==> build 47: inputs <==
// pe_tile_new_unq1
module pe_tile_new_unq1 (
clk,
config_addr,
config_data,
out_BUS16_S0_T0,
in_BUS16_S0_T0,
out_BUS16_S0_T1,
in_BUS16_S0_T1,
out_BUS16_S0_T2,
in_BUS16_S0_T2,
out_BUS16_S0_T3,
in_BUS16_S0_T3,
out_BUS16_S0_T4,
in_BUS16_S0_T4,
out_BUS16_S1_T0,
in_BUS16_S1_T0,
out_BUS16_S1_T1,
in_BUS16_S1_T1,
out_BUS16_S1_T2,
in_BUS16_S1_T2,
out_BUS16_S1_T3,
in_BUS16_S1_T3,
out_BUS16_S1_T4,
in_BUS16_S1_T4,
out_BUS16_S2_T0,
in_BUS16_S2_T0,
out_BUS16_S2_T1,
in_BUS16_S2_T1,
out_BUS16_S2_T2,
in_BUS16_S2_T2,
out_BUS16_S2_T3,
in_BUS16_S2_T3,
out_BUS16_S2_T4,
in_BUS16_S2_T4,
out_BUS16_S3_T0,
in_BUS16_S3_T0,
out_BUS16_S3_T1,
in_BUS16_S3_T1,
out_BUS16_S3_T2,
in_BUS16_S3_T2,
out_BUS16_S3_T3,
in_BUS16_S3_T3,
out_BUS16_S3_T4,
in_BUS16_S3_T4,
out_BUS1_S0_T0,
in_BUS1_S0_T0,
out_BUS1_S0_T1,
in_BUS1_S0_T1,
out_BUS1_S0_T2,
in_BUS1_S0_T2,
out_BUS1_S0_T3,
in_BUS1_S0_T3,
out_BUS1_S0_T4,
in_BUS1_S0_T4,
out_BUS1_S1_T0,
in_BUS1_S1_T0,
out_BUS1_S1_T1,
in_BUS1_S1_T1,
out_BUS1_S1_T2,
in_BUS1_S1_T2,
out_BUS1_S1_T3,
in_BUS1_S1_T3,
out_BUS1_S1_T4,
in_BUS1_S1_T4,
out_BUS1_S2_T0,
in_BUS1_S2_T0,
out_BUS1_S2_T1,
in_BUS1_S2_T1,
out_BUS1_S2_T2,
in_BUS1_S2_T2,
  ...
clock: 16.6 ns
lec_check: 0
cap_margin: 20
cell_pad_in_sites_global_placement: 1
core_aspect_ratio: 1.82
core_margin: 2
core_utilization: 40
cts_cluster_diameter: 240
gpl_routability_driven: 0
place_density_lb_addon: 0.03
slew_margin: 20
run.sh (not shown) runs the stock make flow with config.mk's settings and CLKGATE_MAP_FILE=.
==> build 94 (differences from build 47) <==
Settings changed: CELL_PAD_IN_SITES_GLOBAL_PLACEMENT 1 to unset, CORE_ASPECT_RATIO 1.82 to unset, CORE_UTILIZATION 40 to 58, CTS_CLUSTER_DIAMETER 240 to unset, GPL_ROUTABILITY_DRIVEN 0 to unset, PLACE_DENSITY_LB_ADDON 0.03 to unset.
==> flow/constraint.sdc (replaced) <==
create_clock -name core_clock -period 10.6 [get_ports {clk}]
set_input_delay 2.1200 -clock core_clock [delete_from_list [all_inputs] [get_ports {clk}]]
set_output_delay 2.1200 -clock core_clock [all_outputs]
set_load 0.01 [all_outputs]
==> results <==
Build 47 ran to the end with violations: setup timing. Build 94 stopped in 5_1_grt.
In synthesized area, build 47 and build 94 do not differ.
Between build 94 and build 47, the lower die area is in build 94 (gap about 30%, measured against build 47).
In synthesized cell count, build 94 and build 47 do not differ.
==> figures <==
quantity	build 94	build 47
Status	did not finish	finished with violations
Stage where the flow stopped	5_1_grt	-
Reasons for failing layout checks	-	setup timing
Pre-CTS WS	-3020 ps	6.69 ps
Cell Area, Placed	0.0676 mm²	0.0634 mm²
Chip Width	301 µm	269 µm
Number of buffers inserted by post-CTS setup repair	377	0
HPWL after detailed placement	230 mm	270 mm
Chip Height	301 µm	486 µm
Die area	0.0903 mm²	0.131 mm²
Floorplan-stage core utilization	58.6%	40.4%
Standard-cell rows	108	176
Core Footprint	0.0870 mm²	0.126 mm²


==> 05-05: inputs <==
Starting RTL as in the previous note.
export LEC_CHECK = 0
export CAP_MARGIN = 20
export CORE_MARGIN = 2
export CORE_UTILIZATION = 57
export MAX_ROUTING_LAYER = met4
export SETUP_SLACK_MARGIN = -1.49
export SLEW_MARGIN = 20
create_clock -name core_clock -period 20.0 [get_ports {clk}]
==> 07-02: changes against 05-05 <==
--- a/flow/config.mk
+++ b/flow/config.mk
@@ -9,5 +9,4 @@
 export CORE_MARGIN = 2
-export CORE_UTILIZATION = 57
-export MAX_ROUTING_LAYER = met4
-export SETUP_SLACK_MARGIN = -1.49
+export CORE_UTILIZATION = 69
+export CTS_CLUSTER_SIZE = 97
 export SLEW_MARGIN = 20
==> flow/constraint.sdc (replaced) <==
create_clock -name core_clock -period 16.4 [get_ports {clk}]
set_input_delay 3.2800 -clock core_clock [delete_from_list [all_inputs] [get_ports {clk}]]
set_output_delay 3.2800 -clock core_clock [all_outputs]
set_load 0.01 [all_outputs]
==> comparison table <==
Outcome: 05-05 complete, but fails checks; 07-02 did not finish
Stage where the flow stopped: 05-05 -; 07-02 global routing
Layout check failures: 05-05 setup timing; 07-02 -
Largest buffer count on any clock path: 05-05 3; 07-02 3
Total cell area at the placement stage: 05-05 59400 sq um; 07-02 61000 sq um
Xor/xnor share: 05-05 0.0163; 07-02 0.0163
Number of port buffers: 05-05 761; 07-02 761
Post-Place Cells: 05-05 7903; 07-02 7914
Placer Congestion: 05-05 1.16; 07-02 1.30
Die Ht: 05-05 303 um; 07-02 276 um
Flip-flops with a built-in enable: 05-05 47; 07-02 47
Width of the chip: 05-05 303 um; 07-02 276 um
YS chip area: 05-05 51000 sq um; 07-02 51000 sq um
Yosys aoi share: 05-05 0.217; 07-02 0.217
Async SR Flop Fraction: 05-05 0; 07-02 0
Cell resize tally after clock tree synthesis: 05-05 0; 07-02 1
Chip footprint: 05-05 91900 sq um; 07-02 76100 sq um
CTS buffer count: 05-05 66; 07-02 60
DP Worst Slack: 05-05 0.915 ns; 07-02 0.0630 ns
Core outline area: 05-05 88500 sq um; 07-02 73100 sq um
Total half-perimeter wirelength after legalization and detailed placement: 05-05 210 mm; 07-02 211 mm
Number of standard-cell rows in the floorplan: 05-05 109; 07-02 99
Number of H-tree branching levels: 05-05 3; 07-02 2
Floorplan utilization: 05-05 0.576; 07-02 0.698
Commonest flop: 05-05 dfxtp_1; 07-02 dfxtp_1


==> run a: inputs <==
pe_tile_new_unq1 again, from the RTL that the note above started with.
export LEC_CHECK = 0
export ABC_AREA = 0
export CAP_MARGIN = 30
export CELL_PAD_IN_SITES_DETAIL_PLACEMENT = 0
export CELL_PAD_IN_SITES_GLOBAL_PLACEMENT = 1
export CORE_ASPECT_RATIO = 0.52
export CORE_MARGIN = 9
export CORE_UTILIZATION = 52
export CTS_CLUSTER_SIZE = 76
export GPL_ROUTABILITY_DRIVEN = 1
export MAX_ROUTING_LAYER = met5
export MIN_ROUTING_LAYER = met1
export PLACE_DENSITY_LB_ADDON = 0.25
export SETUP_SLACK_MARGIN = -0.24
export SLEW_MARGIN = 20
export TNS_END_PERCENT = 55
create_clock -name core_clock -period 28.0 [get_ports {clk}]
==> inputs of run b, as changes to run a <==
- ABC_AREA: 0 -> default
- CAP_MARGIN: 30 -> 20
- CELL_PAD_IN_SITES_DETAIL_PLACEMENT: 0 -> default
- CELL_PAD_IN_SITES_GLOBAL_PLACEMENT: 1 -> default
- CORE_ASPECT_RATIO: 0.52 -> default
- CORE_MARGIN: 9 -> 2
- CORE_UTILIZATION: 52 -> 57
- CTS_CLUSTER_SIZE: 76 -> 61
- GPL_ROUTABILITY_DRIVEN: 1 -> default
- MAX_ROUTING_LAYER: met5 -> default
- MIN_ROUTING_LAYER: met1 -> default
- PLACE_DENSITY_LB_ADDON: 0.25 -> default
- SETUP_SLACK_MARGIN: -0.24 -> 2.8
- TNS_END_PERCENT: 55 -> default
==> flow/constraint.sdc (replaced) <==
create_clock -name core_clock -period 15.2 [get_ports {clk}]
set_input_delay 3.0400 -clock core_clock [delete_from_list [all_inputs] [get_ports {clk}]]
set_output_delay 3.0400 -clock core_clock [all_outputs]
set_load 0.01 [all_outputs]
==> comparison <==
- Run b aborted during global routing, error ODB-0269. Run a went through all stages and came out clean.
- In synthesized cell count, run a and run b do not differ.
- In area after synthesis, run b and run a do not differ.
- Die size: run b is smaller than run a (about 17%).
==> figures <==
| quantity | run a | run b |
|---|---|---|
| Std-Cell Rows | 82 | 109 |
| RD Place Congestion | 1.18 | 1.18 |
| Setup slack at placement | 5530 ps | 2.57 ps |
| Post-DP Area | 59600 µm² | 65600 µm² |
| Placeable Area | 96800 µm² | 88500 µm² |
| Core Density at Floorplan | 52.7% | 57.6% |
| Chip footprint | 110000 µm² | 91900 µm² |
| Yosys chip area | 51000 µm² | 51000 µm² |
| Setup repair bufs after CTS | 0 | 141 |
| PostCTS Resize Cnt | 0 | 682 |
| Sum of net half-perimeters after detailed placement | 230000 µm | 225000 µm |
| Instance count of the mapped netlist | 6355 | 6355 |
| Width of the die | 452 µm | 303 µm |
| Port-buffer cells | 761 | 761 |
| Number of storage elements in the synthesis netlist | 552 | 552 |
| Placed Cells incl. Taps | 8048 | 8328 |
| Run status | finished clean | did not finish |
| Stage where the flow stopped | - | global routing |
| Total number of H-tree levels | 2 | 3 |
| DIE HEIGHT | 244 µm | 303 µm |
| Number of clock buffers inserted by TritonCTS | 53 | 66 |


==> run G: inputs <==
Starting RTL as in the previous note.
Settings: LEC_CHECK=0, ABC_AREA=0, CAP_MARGIN=30, CELL_PAD_IN_SITES_DETAIL_PLACEMENT=1, CELL_PAD_IN_SITES_GLOBAL_PLACEMENT=1, CORE_MARGIN=3, CORE_UTILIZATION=45, CTS_CLUSTER_SIZE=43, GPL_ROUTABILITY_DRIVEN=1, MAX_ROUTING_LAYER=met5, MIN_ROUTING_LAYER=met1, PLACE_DENSITY_LB_ADDON=0.25, SETUP_SLACK_MARGIN=4.62, SLEW_MARGIN=20, TNS_END_PERCENT=55; clock period 28.0 ns.
==> run X: changes against run G <==
- CAP_MARGIN: 30 -> 20
- CELL_PAD_IN_SITES_DETAIL_PLACEMENT: 1 -> unset
- CELL_PAD_IN_SITES_GLOBAL_PLACEMENT: 1 -> 0
- CORE_MARGIN: 3 -> 2
- CORE_UTILIZATION: 45 -> 69
- HOLD_SLACK_MARGIN: unset -> 0.08
- PLACE_DENSITY_LB_ADDON: 0.25 -> unset
- SETUP_SLACK_MARGIN: 4.62 -> -1.34
- TNS_END_PERCENT: 55 -> 95
==> flow/constraint.sdc (replaced) <==
create_clock -name core_clock -period 16.5 [get_ports {clk}]
set_input_delay 3.3000 -clock core_clock [delete_from_list [all_inputs] [get_ports {clk}]]
set_output_delay 3.3000 -clock core_clock [all_outputs]
set_load 0.01 [all_outputs]
==> run C: changes against run G <==
- ABC_AREA: 0 -> unset
- CAP_MARGIN: 30 -> 20
- CELL_PAD_IN_SITES_DETAIL_PLACEMENT: 1 -> unset
- CELL_PAD_IN_SITES_GLOBAL_PLACEMENT: 1 -> unset
- CORE_MARGIN: 3 -> 2
- CTS_CLUSTER_SIZE: 43 -> unset
- GPL_ROUTABILITY_DRIVEN: 1 -> unset
- MAX_ROUTING_LAYER: met5 -> unset
- MIN_ROUTING_LAYER: met1 -> unset
- PLACE_DENSITY_LB_ADDON: 0.25 -> unset
- SETUP_SLACK_MARGIN: 4.62 -> unset
- TNS_END_PERCENT: 55 -> unset
==> flow/constraint.sdc (replaced) <==
create_clock -name core_clock -period 10.6 [get_ports {clk}]
set_input_delay 2.1200 -clock core_clock [delete_from_list [all_inputs] [get_ports {clk}]]
set_output_delay 2.1200 -clock core_clock [all_outputs]
set_load 0.01 [all_outputs]
==> run H: changes against run G <==
- ABC_AREA: 0 -> unset
- CAP_MARGIN: 30 -> 20
- CELL_PAD_IN_SITES_DETAIL_PLACEMENT: 1 -> unset
- CELL_PAD_IN_SITES_GLOBAL_PLACEMENT: 1 -> unset
- CORE_MARGIN: 3 -> 2
- CORE_UTILIZATION: 45 -> 40
- CTS_CLUSTER_SIZE: 43 -> 82
- GPL_ROUTABILITY_DRIVEN: 1 -> unset
- HOLD_SLACK_MARGIN: unset -> -0.07
- MAX_ROUTING_LAYER: met5 -> unset
- MIN_ROUTING_LAYER: met1 -> unset
- PLACE_DENSITY_LB_ADDON: 0.25 -> unset
- SETUP_SLACK_MARGIN: 4.62 -> unset
- TNS_END_PERCENT: 55 -> unset
==> flow/constraint.sdc (replaced) <==
create_clock -name core_clock -period 20.0 [get_ports {clk}]
set_input_delay 4.0000 -clock core_clock [delete_from_list [all_inputs] [get_ports {clk}]]
set_output_delay 4.0000 -clock core_clock [all_outputs]
set_load 0.01 [all_outputs]
==> ci_impl_report.md <==
### Yosys + OpenROAD results

| Metric | Value |
|---|---|
| P_clk | between 0.9 and 1 mW |
| Minimum clock period | ~23 ns |
| FF-to-FF End | sb_wide.out_3_2_id1[13] |
| Crit-path max cell delay | 0.94 ns |
| CP endpoint | out_BUS16_S2_T1[13] |
| Clkbuf count | 87 |
| H-tree depth | 3 |
| Status | complete, no violations |
| Well-Tap Cells | between 1000 and 1500 |
| CP arrival | about 17 ns |
-- figures above: run G

==> ci_impl_report.md <==
## Implementation flow summary

| Metric | Value |
|---|---|
| DP HPWL | slightly above 200 mm |
| Seq/Total Area, Yosys | 22.6% |
| CTS buffer count | ~60 |
| Status | did not finish |
| Syn. warnings | 16 |
| Post-CTS setup buffer count | 0 |
| Inst Count DP | approximately 8000 |
| Root Driver | clkbuf_16 |
| H-tree depth | 2 |
| Fail Step | 5_1_grt |
| Synth Flop Type | dfxtp_1 |
| Synth Area per Inst | between 8 and 9 µm² |
-- figures above: run X

==> ci_impl_report.md <==
### Yosys + OpenROAD results

| Metric | Value |
|---|---|
| Status | complete, no violations |
| Routed WL | 303 mm |
| Clkbuf count | around 100 |
| Layout Utilization | ~50% |
| FF-to-FF End | sb_wide.out_1_2_id1[12] |
| CP arrival | about 15 ns |
| H-tree depth | 3 |
| Well-Tap Cells | roughly 1700 |
| Minimum clock period | roughly 19 ns |
| Crit-path max cell delay | 0.70 ns |
-- figures above: run H

==> ci_impl_report.md <==
### Yosys + OpenROAD results

| Metric | Value |
|---|---|
| Status | finished with violations |
| SO Faults | setup timing |
| Adder share | between 10% and 20% |
| H-tree depth | 3 |
| Mux frac, synth | about 15% |
| Crit-path max cell delay | between 0.5 and 0.6 ns |
| Sequential cell area share | roughly 15% |
| FF-to-FF End | sb_wide.out_1_2_id1[3] |
| CP endpoint | out_BUS16_S0_T3[3] |
| Final WS setup | -2.19 ns |
| Clkbuf count | between 100 and 150 |
| Reg2reg path depth | 68 |
| Final setup violation count | about 340 |
-- figures above: run C



==> inputs of 07-13 <==
Starting RTL as in the previous note.
Design pe_tile_new_unq1, start of the top module:
module pe_tile_new_unq1 (
clk,
config_addr,
config_data,
out_BUS16_S0_T0,
in_BUS16_S0_T0,
out_BUS16_S0_T1,
in_BUS16_S0_T1,
out_BUS16_S0_T2,
in_BUS16_S0_T2,
out_BUS16_S0_T3,
in_BUS16_S0_T3,
out_BUS16_S0_T4,
in_BUS16_S0_T4,
out_BUS16_S1_T0,
in_BUS16_S1_T0,
out_BUS16_S1_T1,
in_BUS16_S1_T1,
out_BUS16_S1_T2,
in_BUS16_S1_T2,
out_BUS16_S1_T3,
in_BUS16_S1_T3,
out_BUS16_S1_T4,
in_BUS16_S1_T4,
out_BUS16_S2_T0,
in_BUS16_S2_T0,
out_BUS16_S2_T1,
in_BUS16_S2_T1,
out_BUS16_S2_T2,
in_BUS16_S2_T2,
out_BUS16_S2_T3,
in_BUS16_S2_T3,
out_BUS16_S2_T4,
in_BUS16_S2_T4,
out_BUS16_S3_T0,
in_BUS16_S3_T0,
out_BUS16_S3_T1,
in_BUS16_S3_T1,
out_BUS16_S3_T2,
in_BUS16_S3_T2,
out_BUS16_S3_T3,
in_BUS16_S3_T3,
out_BUS16_S3_T4,
in_BUS16_S3_T4,
out_BUS1_S0_T0,
in_BUS1_S0_T0,
out_BUS1_S0_T1,
in_BUS1_S0_T1,
out_BUS1_S0_T2,
in_BUS1_S0_T2,
out_BUS1_S0_T3,
in_BUS1_S0_T3,
out_BUS1_S0_T4,
in_BUS1_S0_T4,
out_BUS1_S1_T0,
in_BUS1_S1_T0,
out_BUS1_S1_T1,
in_BUS1_S1_T1,
out_BUS1_S1_T2,
in_BUS1_S1_T2,
out_BUS1_S1_T3,
in_BUS1_S1_T3,
out_BUS1_S1_T4,
in_BUS1_S1_T4,
out_BUS1_S2_T0,
in_BUS1_S2_T0,
out_BUS1_S2_T1,
in_BUS1_S2_T1,
out_BUS1_S2_T2,
in_BUS1_S2_T2,
out_BUS1_S2_T3,
in_BUS1_S2_T3,
out_BUS1_S2_T4,
in_BUS1_S2_T4,
out_BUS1_S3_T0,
in_BUS1_S3_T0,
out_BUS1_S3_T1,
in_BUS1_S3_T1,
out_BUS1_S3_T2,
in_BUS1_S3_T2,
out_BUS1_S3_T3,
in_BUS1_S3_T3,
out_BUS1_S3_T4,
in_BUS1_S3_T4,
reset,
tile_id
);
Settings: LEC_CHECK=0, ABC_AREA=1, CAP_MARGIN=20, CORE_MARGIN=2, CORE_UTILIZATION=72, CTS_CLUSTER_DIAMETER=174, CTS_CLUSTER_SIZE=97, PLACE_DENSITY=0.42, SETUP_SLACK_MARGIN=-0.85, SLEW_MARGIN=20, TNS_END_PERCENT=20; clock period 9.65 ns.
==> inputs of 02-21, as changes to 07-13 <==
Settings changed: ABC_AREA 1 to unset, CORE_UTILIZATION 72 to 40, CTS_CLUSTER_DIAMETER 174 to unset, CTS_CLUSTER_SIZE 97 to unset, PLACE_DENSITY 0.42 to unset, SETUP_SLACK_MARGIN -0.85 to unset, TNS_END_PERCENT 20 to unset.
==> flow/constraint.sdc (replaced) <==
create_clock -name core_clock -period 20.0 [get_ports {clk}]
set_input_delay 4.0000 -clock core_clock [delete_from_list [all_inputs] [get_ports {clk}]]
set_output_delay 4.0000 -clock core_clock [all_outputs]
set_load 0.01 [all_outputs]
==> inputs of 11-25, as changes to 07-13 <==
Settings changed: ABC_AREA 1 to unset, CORE_UTILIZATION 72 to 45, CTS_CLUSTER_DIAMETER 174 to unset, CTS_CLUSTER_SIZE 97 to unset, PLACE_DENSITY 0.42 to unset, SETUP_SLACK_MARGIN -0.85 to 2.77, TNS_END_PERCENT 20 to unset.
==> flow/constraint.sdc (replaced) <==
create_clock -name core_clock -period 10.6 [get_ports {clk}]
set_input_delay 2.1200 -clock core_clock [delete_from_list [all_inputs] [get_ports {clk}]]
set_output_delay 2.1200 -clock core_clock [all_outputs]
set_load 0.01 [all_outputs]
==> inputs of 09-04, as changes to 07-13 <==
Settings changed: ABC_AREA 1 to unset, CORE_UTILIZATION 72 to 31, CTS_CLUSTER_DIAMETER 174 to unset, CTS_CLUSTER_SIZE 97 to unset, PLACE_DENSITY 0.42 to unset, SETUP_SLACK_MARGIN -0.85 to unset, TNS_END_PERCENT 20 to unset.
==> flow/constraint.sdc (replaced) <==
create_clock -name core_clock -period 19.0 [get_ports {clk}]
set_input_delay 3.8000 -clock core_clock [delete_from_list [all_inputs] [get_ports {clk}]]
set_output_delay 3.8000 -clock core_clock [all_outputs]
set_load 0.01 [all_outputs]
==> qor summary <==
                                                                          07-13                    09-04                    02-21                       11-25
Status                                                   stopped before the end  complete, no violations  complete, no violations  complete, but fails checks
Last stage reached                                               global routing                        -                        -                           -
Reasons for failing layout checks                                             -                        -                        -        negative setup slack
Share of the core filled with cells in the final layout                       -                   38.96%                   49.51%                      69.85%
Share of power burned in the clock network                                    -                    30.3%                    30.7%                       22.8%
Met3 layer wire length in the routed design                                   -                 43.43 mm                 40.63 mm                    56.96 mm
Flop count                                                                    -                      552                      552                         552
Share of cell area taken by muxes after synthesis                            0%                   14.70%                   14.70%                      14.70%
Post-synth top area share                                                20.41%                   19.82%                   19.82%                      19.82%
Chip Area                                                           0.07091 mm2               0.1678 mm2               0.1304 mm2                  0.1161 mm2
Placed instance area                                                0.06301 mm2              0.06118 mm2              0.06043 mm2                 0.06901 mm2
CP Depth                                                                      -                       34                       34                          37
Post-synthesis instance total                                              7628                     6355                     6355                        6355
Final sum of negative setup slack                                             -                     0 ps                     0 ps                  -590090 ps
# nets final                                                                  -                     7707                     7695                        8982
Non-Filler Instances                                                          -                     9117                     8595                        9733
Part of the power in registers                                                -                    26.9%                    27.0%                       20.3%
Logic share of the area                                                       -                   56.56%                   57.16%                      50.67%
Height of the die                                                      266.3 um                 409.6 um                 361.1 um                    340.7 um
Non-clock inverter count in the final layout                                  -                      399                      399                         399
Power, Total                                                                  -                 4.650 mW                 4.402 mW                    11.07 mW
Latency at later pin                                                          -                   740 ps                   690 ps                      690 ps
ANT nets after route                                                          -                        0                        0                           0
Number of max-capacitance violations reported                                 -                        0                        0                           0
Cts bufs inserted                                                            10                       72                       71                          69
Cell row count                                                               96                      148                      131                         123
Power Clock                                                                   -                  1.41 mW                  1.35 mW                     2.53 mW
Cell area after technology mapping                                  0.04953 mm2              0.05101 mm2              0.05101 mm2                 0.05101 mm2
Power figures rest on the tool's default switching activity, not on a simulated workload.
